Design LMFE, start of the top module:
module LMFE ( clk, reset, Din, in_en, busy, out_valid, Dout, mem_cen, mem_wen, mem_addr, mem_d, mem_q);
input   clk;
input   reset;
input   in_en;
output  busy;
output  out_valid;
input   [7:0]  Din;
output  [7:0]  Dout;
output  mem_cen;
output  mem_wen;
output  [9:0]  mem_addr;
output  [7:0]  mem_d;
input   [7:0]  mem_q;
wire [7:0] med_d_w;
wire med_en_w;
wire med_del_w;
wire newline_w;
control MainCT( .clk(clk), .rst(reset), .data_in(Din), .in_en(in_en), .busy(busy), .med_data(med_d_w), .med_en(med_en_w), .med_del(med_del_w), .cen(mem_cen), .wen(mem_wen), .addr(mem_addr), .memd(mem_d), .memq(mem_q), .out_valid(out_valid), .newline(newline_w));
insert_sort med(.clk(clk), .rst(reset) , .data_valid(med_en_w) , .data_in(med_d_w), .data_out(Dout), .del_valid(med_del_w), .newline(newline_w)); 
endmodule
clock: 2.64 ns
lec_check: 0
abc_area: 1
cap_margin: 25
cell_pad_in_sites_detail_placement: 1
cell_pad_in_sites_global_placement: 0
core_margin: 9
core_utilization: 42
gpl_routability_driven: 0
hold_slack_margin: 0.23
max_routing_layer: met4
min_routing_layer: met1
place_density_lb_addon: 0.12
setup_slack_margin: 0.63
slew_margin: 20
run.sh (not shown) runs the stock make flow with config.mk's settings and CLKGATE_MAP_FILE=.
The starting point failed in global routing (5_1_grt).
Edit:
- CAP_MARGIN: 25 -> 10
- CELL_PAD_IN_SITES_DETAIL_PLACEMENT: 1 -> unset
- CORE_ASPECT_RATIO: unset -> 0.93
- CORE_MARGIN: 9 -> 2
- CORE_UTILIZATION: 42 -> 70
- CTS_CLUSTER_SIZE: unset -> 81
- GPL_ROUTABILITY_DRIVEN: 0 -> unset
- GPL_TIMING_DRIVEN: unset -> 1
- HOLD_SLACK_MARGIN: 0.23 -> -0.06
- MAX_ROUTING_LAYER: met4 -> unset
- PLACE_DENSITY: unset -> 0.62
- PLACE_DENSITY_LB_ADDON: 0.12 -> unset
- SETUP_SLACK_MARGIN: 0.63 -> 0.02
Outcome: The new run aborted during global routing (5_1_grt) (ODB-0269); die size goes down by well over a third; area after synthesis stays the same; synthesized cell count stays the same.
Edit:
- CORE_ASPECT_RATIO: 0.93 -> 1.06
- CORE_UTILIZATION: 70 -> 66
- HOLD_SLACK_MARGIN: -0.06 -> unset
- PLACE_DENSITY: 0.62 -> unset
- PLACE_DENSITY_LB_ADDON: unset -> 0.06
- SETUP_SLACK_MARGIN: 0.02 -> unset
- clock period: 2.64 -> 2.1 ns (I/O delays scaled with it)
Result: The new run failed in clock tree synthesis (4_1_cts) on DPL-0038. Die area rises by about 6%. Synthesized area stays the same. Synthesized cell count is unchanged.
Edit:
- ABC_AREA: 1 -> unset
- CAP_MARGIN: 10 -> 20
- CELL_PAD_IN_SITES_GLOBAL_PLACEMENT: 0 -> unset
- CORE_ASPECT_RATIO: 1.06 -> unset
- CORE_UTILIZATION: 66 -> 40
- CTS_CLUSTER_SIZE: 81 -> unset
- GPL_TIMING_DRIVEN: 1 -> unset
- MIN_ROUTING_LAYER: met1 -> unset
- PLACE_DENSITY_LB_ADDON: 0.06 -> unset
- clock period: 2.1 -> 6.0 ns (I/O delays scaled with it)
Now the flow finished clean.
Synthesized area grows by about 1%.
Die area grows by 65%.
Synthesized cell count shrinks by 15%.


LMFE again, from the RTL that the note above started with.
// LMFE
module LMFE ( clk, reset, Din, in_en, busy, out_valid, Dout, mem_cen, mem_wen, mem_addr, mem_d, mem_q);
input   clk;
input   reset;
input   in_en;
output  busy;
output  out_valid;
input   [7:0]  Din;
output  [7:0]  Dout;
output  mem_cen;
output  mem_wen;
output  [9:0]  mem_addr;
output  [7:0]  mem_d;
input   [7:0]  mem_q;
wire [7:0] med_d_w;
wire med_en_w;
wire med_del_w;
wire newline_w;
control MainCT( .clk(clk), .rst(reset), .data_in(Din), .in_en(in_en), .busy(busy), .med_data(med_d_w), .med_en(med_en_w), .med_del(med_del_w), .cen(mem_cen), .wen(mem_wen), .addr(mem_addr), .memd(mem_d), .memq(mem_q), .out_valid(out_valid), .newline(newline_w));
insert_sort med(.clk(clk), .rst(reset) , .data_valid(med_en_w) , .data_in(med_d_w), .data_out(Dout), .del_valid(med_del_w), .newline(newline_w)); 
endmodule
==> flow/config.mk <==
export PLATFORM = sky130hd
export DESIGN_NAME = LMFE
export DESIGN_NICKNAME = LMFE
export VERILOG_FILES = /design/flow/design.v
export SDC_FILE = /design/flow/constraint.sdc
export NUM_CORES = 4
export LEC_CHECK = 0
export ABC_AREA = 1
export CAP_MARGIN = 20
export CELL_PAD_IN_SITES_DETAIL_PLACEMENT = 1
export CELL_PAD_IN_SITES_GLOBAL_PLACEMENT = 3
export CORE_ASPECT_RATIO = 1.21
export CORE_MARGIN = 2
export CORE_UTILIZATION = 55
export CTS_CLUSTER_DIAMETER = 353
export MIN_ROUTING_LAYER = met2
export PLACE_DENSITY_LB_ADDON = 0.29
export SETUP_SLACK_MARGIN = 0.45
export SLEW_MARGIN = 15
==> flow/constraint.sdc <==
create_clock -name core_clock -period 3.2 [get_ports {clk}]
set_input_delay 0.6400 -clock core_clock [delete_from_list [all_inputs] [get_ports {clk}]]
set_output_delay 0.6400 -clock core_clock [all_outputs]
set_load 0.01 [all_outputs]
The first run never finished: it broke off in global placement without I/O.
Then changed:
==> flow/config.mk (replaced) <==
export PLATFORM = sky130hd
export DESIGN_NAME = LMFE
export DESIGN_NICKNAME = LMFE
export VERILOG_FILES = /design/flow/design.v
export SDC_FILE = /design/flow/constraint.sdc
export NUM_CORES = 4
export LEC_CHECK = 0
export ABC_AREA = 1
export CAP_MARGIN = 15
export CORE_MARGIN = 2
export CORE_UTILIZATION = 70
export CTS_CLUSTER_DIAMETER = 363
export SLEW_MARGIN = 20
==> flow/constraint.sdc (replaced) <==
create_clock -name core_clock -period 2.7 [get_ports {clk}]
set_input_delay 0.5400 -clock core_clock [delete_from_list [all_inputs] [get_ports {clk}]]
set_output_delay 0.5400 -clock core_clock [all_outputs]
set_load 0.01 [all_outputs]
Now the flow never finished: it broke off in global routing, error GRT-0232.
Synthesized area stays the same.
Die size shrinks by about a fifth.
Synthesized cell count does not change.
Then changed:
--- a/flow/config.mk
+++ b/flow/config.mk
@@ -8,2 +8 @@
-export ABC_AREA = 1
-export CAP_MARGIN = 15
+export CAP_MARGIN = 20
@@ -12 +10,0 @@
-export CTS_CLUSTER_DIAMETER = 363
==> flow/constraint.sdc (replaced) <==
create_clock -name core_clock -period 3.5 [get_ports {clk}]
set_input_delay 0.7000 -clock core_clock [delete_from_list [all_inputs] [get_ports {clk}]]
set_output_delay 0.7000 -clock core_clock [all_outputs]
set_load 0.01 [all_outputs]
Result:
- This time the run completed with no timing, DRC or antenna violations
- synthesized cell count is lower by about a fifth
- die area is higher slightly
- area after synthesis is higher slightly
Then changed:
--- a/flow/config.mk
+++ b/flow/config.mk
@@ -10 +10,2 @@
-export CORE_UTILIZATION = 70
+export CORE_UTILIZATION = 68
+export CTS_CLUSTER_SIZE = 45
==> flow/constraint.sdc (replaced) <==
create_clock -name core_clock -period 4.88 [get_ports {clk}]
set_input_delay 0.9760 -clock core_clock [delete_from_list [all_inputs] [get_ports {clk}]]
set_output_delay 0.9760 -clock core_clock [all_outputs]
set_load 0.01 [all_outputs]
=> Synthesized area does not change; non-clock buffer count decreases by 112; wire length decreases by a few percent; critical path depth decreases by 6.
Then changed:
--- a/flow/config.mk
+++ b/flow/config.mk
@@ -7,0 +8 @@
+export ABC_AREA = 1
@@ -10,2 +11,2 @@
-export CORE_UTILIZATION = 68
-export CTS_CLUSTER_SIZE = 45
+export CORE_UTILIZATION = 70
+export CTS_CLUSTER_DIAMETER = 371
==> flow/constraint.sdc (replaced) <==
create_clock -name core_clock -period 2.82 [get_ports {clk}]
set_input_delay 0.5640 -clock core_clock [delete_from_list [all_inputs] [get_ports {clk}]]
set_output_delay 0.5640 -clock core_clock [all_outputs]
set_load 0.01 [all_outputs]
=> Now the flow finished but fails on setup timing. Cell area is higher by about 7.5%. Sequential share of layout area is lower by 2.1 points. Worst hold slack degrades by 140 ps. Die area is lower by about 3.7%. Final cell count is higher by about 20%. Via count is higher by about 20%.


Starting RTL as in the previous note.
==> flow/config.mk <==
export PLATFORM = sky130hd
export DESIGN_NAME = LMFE
export DESIGN_NICKNAME = LMFE
export VERILOG_FILES = /design/flow/design.v
export SDC_FILE = /design/flow/constraint.sdc
export NUM_CORES = 4
export LEC_CHECK = 0
export CAP_MARGIN = 20
export CORE_MARGIN = 2
export CORE_UTILIZATION = 72
export CTS_CLUSTER_DIAMETER = 270
export CTS_CLUSTER_SIZE = 28
export PLACE_DENSITY_LB_ADDON = 0.19
export SETUP_SLACK_MARGIN = -0.32
export SLEW_MARGIN = 40
export TNS_END_PERCENT = 5
==> flow/constraint.sdc <==
create_clock -name core_clock -period 3.25 [get_ports {clk}]
set_input_delay 0.6500 -clock core_clock [delete_from_list [all_inputs] [get_ports {clk}]]
set_output_delay 0.6500 -clock core_clock [all_outputs]
set_load 0.01 [all_outputs]
The starting point produced a layout that fails on negative setup slack.
Rerun with:
- CORE_UTILIZATION: 72 -> 68
- CTS_CLUSTER_DIAMETER: 270 -> 371
- CTS_CLUSTER_SIZE: 28 -> default
- PLACE_DENSITY_LB_ADDON: 0.19 -> default
- SETUP_SLACK_MARGIN: -0.32 -> default
- SLEW_MARGIN: 40 -> 20
- TNS_END_PERCENT: 5 -> default
- clock period: 3.25 -> 3.5 ns (I/O delays scaled with it)
Outcome: This time the run went through all stages and came out clean; via count is about the same; setup slack gets better by 0.30 ns; area after synthesis is unchanged; die size went up by about 6%.
Rerun with:
- ABC_AREA: default -> 1
- CORE_UTILIZATION: 68 -> 72
- CTS_CLUSTER_SIZE: default -> 15
- PLACE_DENSITY_LB_ADDON: default -> 0.01
- clock period: 3.5 -> 2.82 ns (I/O delays scaled with it)
Effect: The new run completed, yet does not pass: negative setup slack; via count rises by 20%; synthesized cell count rises by 18%; synthesized area falls by 0.94%; cell count rises by 17%; count of clock-buffer cells in the layout falls by 32; die area falls by 6.3%.
Rerun with:
- CTS_CLUSTER_DIAMETER: 371 -> default
- CTS_CLUSTER_SIZE: 15 -> default
- PLACE_DENSITY_LB_ADDON: 0.01 -> default
- clock period: 2.82 -> 5.38 ns (I/O delays scaled with it)
What happened: With this change the flow finished with timing, DRC and antenna clean; clock skew is lower by 0.013 ns; setup slack gets better by 1.5 ns; first-iteration DRC count is lower by 22%; cell area is lower by 8.8%; final cell count is lower by 5.2%; register-to-register slack gets better by 1.5 ns; sequential share of layout area is higher by 2.7 points; die area is unchanged.
Rerun with:
- ABC_AREA: 1 -> default
- CORE_UTILIZATION: 72 -> 16
- clock period: 5.38 -> 4.21 ns (I/O delays scaled with it)
Maximum frequency goes up by 5.3%.
Utilization goes down by 59 points.
Via count goes down by 11%.
Routed wire length goes down by 1.2%.
Hold slack improved by 0.025 ns.
Register-to-register slack got worse by 0.97 ns.
Design area goes up by 11%.
Sequential share of layout area goes down by 2.9 points.
Final cell count goes up by 31%.
Clock skew goes up by 0.022 ns.


Starting RTL as in the previous note.
// LMFE
module LMFE ( clk, reset, Din, in_en, busy, out_valid, Dout, mem_cen, mem_wen, mem_addr, mem_d, mem_q);
==> flow/config.mk <==
export PLATFORM = sky130hd
export DESIGN_NAME = LMFE
export DESIGN_NICKNAME = LMFE
export VERILOG_FILES = /design/flow/design.v
export SDC_FILE = /design/flow/constraint.sdc
export NUM_CORES = 4
export LEC_CHECK = 0
export CAP_MARGIN = 20
export CELL_PAD_IN_SITES_DETAIL_PLACEMENT = 1
export CORE_MARGIN = 5
export CORE_UTILIZATION = 72
export CTS_CLUSTER_DIAMETER = 30
export CTS_CLUSTER_SIZE = 57
export GPL_ROUTABILITY_DRIVEN = 0
export PLACE_DENSITY = 0.93
export SETUP_SLACK_MARGIN = 0.7
export SLEW_MARGIN = 15
export TNS_END_PERCENT = 50
==> flow/constraint.sdc <==
create_clock -name core_clock -period 4.39 [get_ports {clk}]
set_input_delay 0.8780 -clock core_clock [delete_from_list [all_inputs] [get_ports {clk}]]
set_output_delay 0.8780 -clock core_clock [all_outputs]
set_load 0.01 [all_outputs]
The starting point did not get past 3_5_place_dp.
==> next run, changes <==
- CELL_PAD_IN_SITES_DETAIL_PLACEMENT: 1 -> unset
- CORE_MARGIN: 5 -> 2
- CORE_UTILIZATION: 72 -> 65
- CTS_CLUSTER_DIAMETER: 30 -> unset
- CTS_CLUSTER_SIZE: 57 -> unset
- GPL_ROUTABILITY_DRIVEN: 0 -> unset
- PLACE_DENSITY: 0.93 -> unset
- SETUP_SLACK_MARGIN: 0.7 -> unset
- SLEW_MARGIN: 15 -> 20
- TNS_END_PERCENT: 50 -> unset
- clock period: 4.39 -> 3.25 ns (I/O delays scaled with it)
What happened:
- Now the flow ran to the end with no violations
- synthesized cell count is unchanged
- synthesized area does not change
- die area grows by a few percent


== run A ==
Starting RTL as in the previous note.
// LMFE
module LMFE ( clk, reset, Din, in_en, busy, out_valid, Dout, mem_cen, mem_wen, mem_addr, mem_d, mem_q);
input   clk;
input   reset;
input   in_en;
output  busy;
output  out_valid;
input   [7:0]  Din;
output  [7:0]  Dout;
output  mem_cen;
output  mem_wen;
output  [9:0]  mem_addr;
output  [7:0]  mem_d;
input   [7:0]  mem_q;
wire [7:0] med_d_w;
wire med_en_w;
wire med_del_w;
wire newline_w;
control MainCT( .clk(clk), .rst(reset), .data_in(Din), .in_en(in_en), .busy(busy), .med_data(med_d_w), .med_en(med_en_w), .med_del(med_del_w), .cen(mem_cen), .wen(mem_wen), .addr(mem_addr), .memd(mem_d), .memq(mem_q), .out_valid(out_valid), .newline(newline_w));
insert_sort med(.clk(clk), .rst(reset) , .data_valid(med_en_w) , .data_in(med_d_w), .data_out(Dout), .del_valid(med_del_w), .newline(newline_w)); 
endmodule
==> flow/config.mk <==
export PLATFORM = sky130hd
export DESIGN_NAME = LMFE
export DESIGN_NICKNAME = LMFE
export VERILOG_FILES = /design/flow/design.v
export SDC_FILE = /design/flow/constraint.sdc
export NUM_CORES = 4
export LEC_CHECK = 0
export CAP_MARGIN = 35
export CORE_ASPECT_RATIO = 1.7
export CORE_MARGIN = 4
export CORE_UTILIZATION = 57
export GPL_TIMING_DRIVEN = 1
export MAX_ROUTING_LAYER = met5
export SLEW_MARGIN = 30
==> flow/constraint.sdc <==
create_clock -name core_clock -period 4.75 [get_ports {clk}]
set_input_delay 0.9500 -clock core_clock [delete_from_list [all_inputs] [get_ports {clk}]]
set_output_delay 0.9500 -clock core_clock [all_outputs]
set_load 0.01 [all_outputs]
Run A: flow completed, timing, DRC and antenna clean
For run B, these inputs were changed with respect to run A:
- CAP_MARGIN: 35 -> 20
- SLEW_MARGIN: 30 -> 20
- HOLD_SLACK_MARGIN: unset -> -0.06
- CORE_MARGIN: 4 -> 3
- CORE_UTILIZATION: 57 -> 40
- GPL_TIMING_DRIVEN: 1 -> unset
- TNS_END_PERCENT: unset -> 60
- CORE_ASPECT_RATIO: 1.7 -> unset
- MAX_ROUTING_LAYER: met5 -> unset
- the clock period (ns, I/O delays scaled along): 4.75 -> 6.0
==> comparison <==
The clock skew of run B was inferior to that of run A.
Compared to run A, the router laid down less metal wire for run B.
Run A -> run B: area of the placeable core increased by more than a quarter
Modified inputs, run C compared to run B
- MAX_ROUTING_LAYER: unset -> met4
- CORE_MARGIN: 3 -> 10
- CTS_CLUSTER_SIZE: unset -> 60
==> results <==
Global-route usage, run C and run B: higher on run B. Between run B and run C, the final non-filler cell area figures differ only marginally. Diff run B -> run C: share of the clock period used by the worst path saw little to no change; relative area change from synthesis to final layout roughly the same; die area has increased. Taking run B as the reference, in run C total number of vias has increased, worst hold slack went up 0.0089 ns.
[inputs] run D vs run C
- swapping -0.06 for 0.19 in HOLD_SLACK_MARGIN
- swapping 20 for 15 in CAP_MARGIN
- putting GPL_ROUTABILITY_DRIVEN at 1 where nothing was set
- putting CORE_ASPECT_RATIO at 0.83 where nothing was set
- putting PLACE_DENSITY_LB_ADDON at 0.16 where nothing was set
- swapping 60 for 36 in CTS_CLUSTER_SIZE
- putting CELL_PAD_IN_SITES_GLOBAL_PLACEMENT at 1 where nothing was set
- swapping 40 for 26 in CORE_UTILIZATION
- putting SETUP_SLACK_MARGIN at 0.61 where nothing was set
## What came out
- Run D completed end to end with timing, DRC and antenna clean.
- Run D has less setup slack than run C.
- Sort run D and run C by global-route wire length before repair asc -> top: run C
- Higher worst setup timing slack at the placement stage among run D and run C: run C
- Compared with run C, in run D worst-margin pin slew now larger; top achievable clock speed now smaller; number of tap cells added at floorplan now larger; critical path depth now smaller.
- Final RePlAce weighted congestion, run D and run C: lower on run D
- Run C → run D: relative area change from synthesis to final layout rose by 3.1 points, total met2 wirelength after detailed routing rose by about 6%.
